## job 3076
==> flow/design.v (excerpt) <==
module FIFO(clk, rst, wr_en, rd_en, buf_in, buf_out, buf_empty, buf_full, fifo_counter);
input clk, rst, wr_en, rd_en;
input [7:0] buf_in;
output [7:0] buf_out;
output buf_empty, buf_full;
output [6:0] fifo_counter;
reg [7:0] buf_out;
reg buf_empty, buf_full;
reg [6:0] fifo_counter;
reg [5:0] rd_ptr, wr_ptr;
reg [7:0] buf_mem[63:0];
always@ (fifo_counter) begin
    buf_empty = (fifo_counter == 0);  
    buf_full = (fifo_counter == 64);  
end
always @(posedge clk or posedge rst) begin
    if( rst )  
        fifo_counter <= 0;
    else if((!buf_full && wr_en) && (!buf_empty && rd_en))  
        fifo_counter <= fifo_counter;
    else if (!buf_full && wr_en)  
        fifo_counter <= fifo_counter + 1;
    else if (!buf_empty && rd_en)  
        fifo_counter <= fifo_counter - 1;
    else  
        fifo_counter <= fifo_counter;
end
always @(posedge clk or posedge rst) begin
    if (rst)  
        buf_out <= 0;
    else begin
        if (rd_en && !buf_empty)
            buf_out <= buf_mem[rd_ptr];
        else  
            buf_out <= buf_out;
    end
end
always @(posedge clk) begin
    if (!buf_full && wr_en)
        buf_mem[wr_ptr] <= buf_in;
    else
        buf_mem[wr_ptr] <= buf_mem[wr_ptr];
end
always @(posedge clk or posedge rst) begin
    if(rst) begin
        wr_ptr <= 0;
        rd_ptr <= 0;
    end
    else begin
        if (!buf_full && wr_en)  
            wr_ptr <= wr_ptr + 1;
  ...
For scale: ~2100 cells after synthesis, about 540 flip-flops, roughly 29 I/O pins.
==> flow/config.mk <==
export PLATFORM = sky130hd
export DESIGN_NAME = FIFO
export DESIGN_NICKNAME = FIFO
export VERILOG_FILES = /design/flow/design.v
export SDC_FILE = /design/flow/constraint.sdc
export NUM_CORES = 4
export LEC_CHECK = 0
export ABC_AREA = 1
export CAP_MARGIN = 0
export CELL_PAD_IN_SITES_DETAIL_PLACEMENT = 2
export CELL_PAD_IN_SITES_GLOBAL_PLACEMENT = 0
export CORE_ASPECT_RATIO = 1.69
export CORE_MARGIN = 2
export CORE_UTILIZATION = 51
export CTS_CLUSTER_DIAMETER = 148
export GPL_ROUTABILITY_DRIVEN = 0
export GPL_TIMING_DRIVEN = 1
export HOLD_SLACK_MARGIN = 0.3
export MAX_ROUTING_LAYER = met4
export PLACE_DENSITY_LB_ADDON = 0.25
export SETUP_SLACK_MARGIN = 0.52
export SLEW_MARGIN = 25
export TNS_END_PERCENT = 45
==> flow/constraint.sdc <==
create_clock -name core_clock -period 2.82 [get_ports {clk}]
set_input_delay 0.5640 -clock core_clock [delete_from_list [all_inputs] [get_ports {clk}]]
set_output_delay 0.5640 -clock core_clock [all_outputs]
set_load 0.01 [all_outputs]
run.sh (not shown) runs the stock make flow with config.mk's settings and CLKGATE_MAP_FILE=.
Job 3076 never completed, since it errored out during 4_1_cts.
The following lists how job 9003 was set up differently from job 3076:
- removing CORE_ASPECT_RATIO (formerly 1.69)
- removing CELL_PAD_IN_SITES_GLOBAL_PLACEMENT (formerly 0)
- removing MAX_ROUTING_LAYER (formerly met4)
- removing GPL_TIMING_DRIVEN (formerly 1)
- removing GPL_ROUTABILITY_DRIVEN (formerly 0)
- removing PLACE_DENSITY_LB_ADDON (formerly 0.25)
- removing CELL_PAD_IN_SITES_DETAIL_PLACEMENT (formerly 2)
- changing CORE_UTILIZATION from 51 to 72
- changing SLEW_MARGIN from 25 to 20
- changing CAP_MARGIN from 0 to 20
- removing SETUP_SLACK_MARGIN (formerly 0.52)
- removing HOLD_SLACK_MARGIN (formerly 0.3)
- removing TNS_END_PERCENT (formerly 45)
- removing CTS_CLUSTER_DIAMETER (formerly 148)
- changing the clock period (ns, I/O delays scaled along) from 2.82 to 6.49
Notes after the runs:
Job 9003 ended with every stage complete and zero timing, DRC or antenna violations. As far as area share of and-or/or-and cells after synthesis goes, job 3076 and job 9003 are indistinguishable; the numbers are identical. Job 9003: height of the chip is 97 um lower than what job 3076 reported. Changes observed in job 9003 relative to job 3076: chip width picked up an extra 9.2%, setup slack at placement went up 2220 ps. Comparing job 9003 and job 3076, total die size is lower on job 9003. Taking job 9003 as 1.0, job 3076 lands at 1.9 on detailed-placement wirelength estimate.
Setup changes, job 9003 to job 3194
- changing CORE_UTILIZATION from 72 to 68
- changing the clock period (ns, I/O delays scaled along) from 6.49 to 2.16
Notes after the runs:
Sort job 3194 and job 9003 by overall power after layout desc -> top: job 3194. Job 3194 vs job 9003 — non-clock buffer count climbed by more than 100%. Reported for job 3194 and job 9003, flip-flop count turned out identical to the last digit. Run comparison: job 9003 type of the worst min-delay path reg2reg; job 3194 type of the worst min-delay path in2async. Compared with job 9003, job 3194 shows a final setup violation count that is 2 higher. Logic depth of the worst register-to-register path: job 3194 > job 9003. Largest vdd supply drop, job 3194 vs job 9003: up by more than 10%. For job 9003, the critical path startpoint was wr_en, unlike job 3194, where it was fifo_counter[0]. Summary — area growth from synthesis to layout, job 3194 relative to job 9003: higher, by 7.2 points. Looking only at fill cell total of the finished layout, and setting everything else aside, the higher value of job 3194 and job 9003 goes to job 3194. Job 3194 vs job 9003: detailed-route via count up by a few percent. A highest metal layer with signal wires of met4 is what job 9003 shows, while met5 belongs to job 3194. Looking at post-layout utilization of the core across job 3194 and job 9003, the one that comes out lower is job 9003. To summarise job 3194: no stage aborted, but the layout did not pass its checks, failing on negative setup slack. Setup WNS job 9003 -> job 3194: worse.
The following lists how job 3204 was set up differently from job 3194:
- a deleted ABC_AREA that had been 1
- a change of CORE_UTILIZATION from 68 to 41
- a change of the clock period (ns, I/O delays scaled along) from 2.16 to 3.71
==> comparison <==
Relative to job 3194, critical path depth has decreased by 3 in job 3204. Job 3204 ends up with higher post-synthesis average cell area than job 3194 does. Going from job 3194 to job 3204, the post-layout net count was found to have gone down by 1025. Compare job 3194 and job 3204 | die boundary height higher: job 3204. Met1 usage: lower on job 3204. Every stage of the flow completed for job 3204, and the final layout passed the timing, design-rule and antenna checks. The run with more setup slack is job 3204; job 3194 has less. NOTE die area job 3194->job 3204 increased by more than half. Side by side, depth of the worst register-to-register path turned out lower in job 3204 than in job 3194. Of the two values seen for launching instance or port of the critical path, fifo_counter[0] was produced by job 3194 and fifo_counter[5] by job 3204. Looking at heaviest power group, the combinational cells result is from job 3194; the registers one comes from job 3204. Looking at combinational fraction of design power across job 3194 and job 3204, the one that comes out higher is job 3194.
## Diff of input files: job 9908 against job 3204
- swapping 41 for 16 in CORE_UTILIZATION
- putting ABC_AREA at 0 where nothing was set
- swapping 2 for 5 in CORE_MARGIN
- putting PLACE_DENSITY at 0.45 where nothing was set
- swapping 3.71 for 2.05 in the clock period (ns, I/O delays scaled along)
Notes after the runs:
Of job 9908 and job 3204, just one finished clean: job 3204.
Comparing job 9908 and job 3204, the lower setup slack was measured on job 9908.
NOTE count of clock-buffer cells in the layout job 3204->job 9908 decreased by more than 10%
Lower count of instances resized after the clock tree is built was reported by job 3204, not job 9908.
In job 9908, the global-route usage came out 10 points below the value in job 3204.
Job 9908 against job 3204: sequential portion of the cell area went down by 8.3 points; clock skew fell 21 ps; met2 track utilization from global routing now sits lower; slew of the pin with the lowest slew margin decreased 300 ps.
Diff job 3204 -> job 9908 | combinational power | increase of about 170%
Summary of job 9908 over job 3204: switching power of the nets climbed 110%; internal cell power picked up an extra about 100%.
## Diff of input files: job 4423 against job 9908
- a change of CAP_MARGIN from 20 to 35
- an added GPL_ROUTABILITY_DRIVEN of 0
- a change of the clock period (ns, I/O delays scaled along) from 2.05 to 4.46
Findings:
- Looking at the reports, job 4423 completed the entire flow and the layout it produced met the timing, design-rule and antenna checks.
- Every stage of job 9908 finished as expected; the final checks, on the other hand, flagged negative setup slack, which means the layout fails.
- On count of endpoints failing setup in the final report, the higher figure sits with job 9908, not job 4423.
- Re ratio of final minimum period to clock period: job 4423 is 51 points down on job 9908.
- NOTE total power job 9908->job 4423 decreased by more than half
- Sequential share of layout area delta for job 4423 relative to job 9908: 5.6 points higher
- Against job 9908 as the reference, job 4423 delivers a lower switching share of power.
- Job 9908 → job 4423: initial detailed-routing violation count higher; combinational power lower.
- Against job 9908, job 4423 reports a critical-path maximum fanout that is higher.
- Global routing usage summed across all routing layers delta for job 4423 relative to job 9908: 0.18 points lower
Power figures rest on the tool's default switching activity, not on a simulated workload.
